==> run F: inputs <==
## EQ_Engine
module EQ_Engine(clk, rst_n, lft_lp_out, rght_lp_out, lft_b1_out, rght_b1_out, lft_b2_out, rght_b2_out, lft_b3_out, rght_b3_out, lft_hp_out, rght_hp_out, aud_out_lft, aud_out_rght, POT_LP, POT_B1, POT_B2, POT_B3, POT_HP, VOL_POT);
input clk, rst_n;
input [11:0] POT_LP, POT_B1, POT_B2, POT_B3, POT_HP, VOL_POT;
input signed [15:0] lft_lp_out, rght_lp_out, lft_b1_out, rght_b1_out, lft_b2_out, rght_b2_out, lft_b3_out, rght_b3_out, lft_hp_out, rght_hp_out;
output [15:0] aud_out_lft, aud_out_rght;
logic signed [15:0] scaled_lp_lft, scaled_b1_lft, scaled_b2_lft, scaled_b3_lft, scaled_hp_lft, scaled_lp_rght, scaled_b1_rght, scaled_b2_rght, scaled_b3_rght, scaled_hp_rght;
logic signed [15:0] scaled_lp_lft_ff, scaled_b1_lft_ff, scaled_b2_lft_ff, scaled_b3_lft_ff, scaled_hp_lft_ff, scaled_lp_rght_ff, scaled_b1_rght_ff, scaled_b2_rght_ff, scaled_b3_rght_ff, scaled_hp_rght_ff;
  ...
export LEC_CHECK = 0
export CAP_MARGIN = 20
export CELL_PAD_IN_SITES_GLOBAL_PLACEMENT = 3
export CORE_MARGIN = 5
export CORE_UTILIZATION = 58
export CTS_CLUSTER_DIAMETER = 176
export GPL_ROUTABILITY_DRIVEN = 1
export GPL_TIMING_DRIVEN = 0
export MIN_ROUTING_LAYER = met2
export PLACE_DENSITY_LB_ADDON = 0.27
export SLEW_MARGIN = 20
export TNS_END_PERCENT = 45
create_clock -name core_clock -period 6.66 [get_ports {clk}]
run.sh (not shown) runs the stock make flow with config.mk's settings and CLKGATE_MAP_FILE=.
==> run H (differences from run F) <==
Settings changed: CAP_MARGIN 20 to 5, CELL_PAD_IN_SITES_GLOBAL_PLACEMENT 3 to unset, CORE_MARGIN 5 to 2, CORE_UTILIZATION 58 to 68, CTS_CLUSTER_DIAMETER 176 to 31, CTS_CLUSTER_SIZE set to 24, GPL_ROUTABILITY_DRIVEN 1 to unset, GPL_TIMING_DRIVEN 0 to unset, MIN_ROUTING_LAYER met2 to unset, PLACE_DENSITY set to 0.6, PLACE_DENSITY_LB_ADDON 0.27 to unset, TNS_END_PERCENT 45 to unset.
==> flow/constraint.sdc (replaced) <==
create_clock -name core_clock -period 6.68 [get_ports {clk}]
set_input_delay 1.3360 -clock core_clock [delete_from_list [all_inputs] [get_ports {clk}]]
set_output_delay 1.3360 -clock core_clock [all_outputs]
set_load 0.01 [all_outputs]
==> run M (differences from run F) <==
Settings changed: ABC_AREA set to 1, CELL_PAD_IN_SITES_GLOBAL_PLACEMENT 3 to unset, CORE_ASPECT_RATIO set to 0.65, CORE_UTILIZATION 58 to 39, CTS_CLUSTER_DIAMETER 176 to unset, CTS_CLUSTER_SIZE set to 59, GPL_ROUTABILITY_DRIVEN 1 to 0, HOLD_SLACK_MARGIN set to -0.05, MIN_ROUTING_LAYER met2 to unset, PLACE_DENSITY_LB_ADDON 0.27 to 0.3, SLEW_MARGIN 20 to 25, TNS_END_PERCENT 45 to unset.
==> flow/constraint.sdc (replaced) <==
create_clock -name core_clock -period 16.5 [get_ports {clk}]
set_input_delay 3.3000 -clock core_clock [delete_from_list [all_inputs] [get_ports {clk}]]
set_output_delay 3.3000 -clock core_clock [all_outputs]
set_load 0.01 [all_outputs]
==> comparison <==
Between run M and run H, the lower sequential share of layout area is in run H (gap 0.12 points). The lowest die size belongs to run H, the highest to run M. Clock-buffer cell count: run M is lower than run H (9). Between run F and run M, the lower synthesized cell count is in run F (gap 23%, measured against run M). Of run M and run H, run H has the higher global-route usage (gap 12 points). Of run M and run H, run M has the higher cell count (gap 27%, measured against run H). Run H finished but failed the layout checks on negative setup slack. Run F ended with an error in global placement without I/O (3_1_place_gp_skip_io) on FLW-0024. Run M completed without violations. Against run M, the critical path depth of run H is higher by 7. Of run M and run H, run M has the higher first-iteration DRC count (gap 85%, measured against run H).
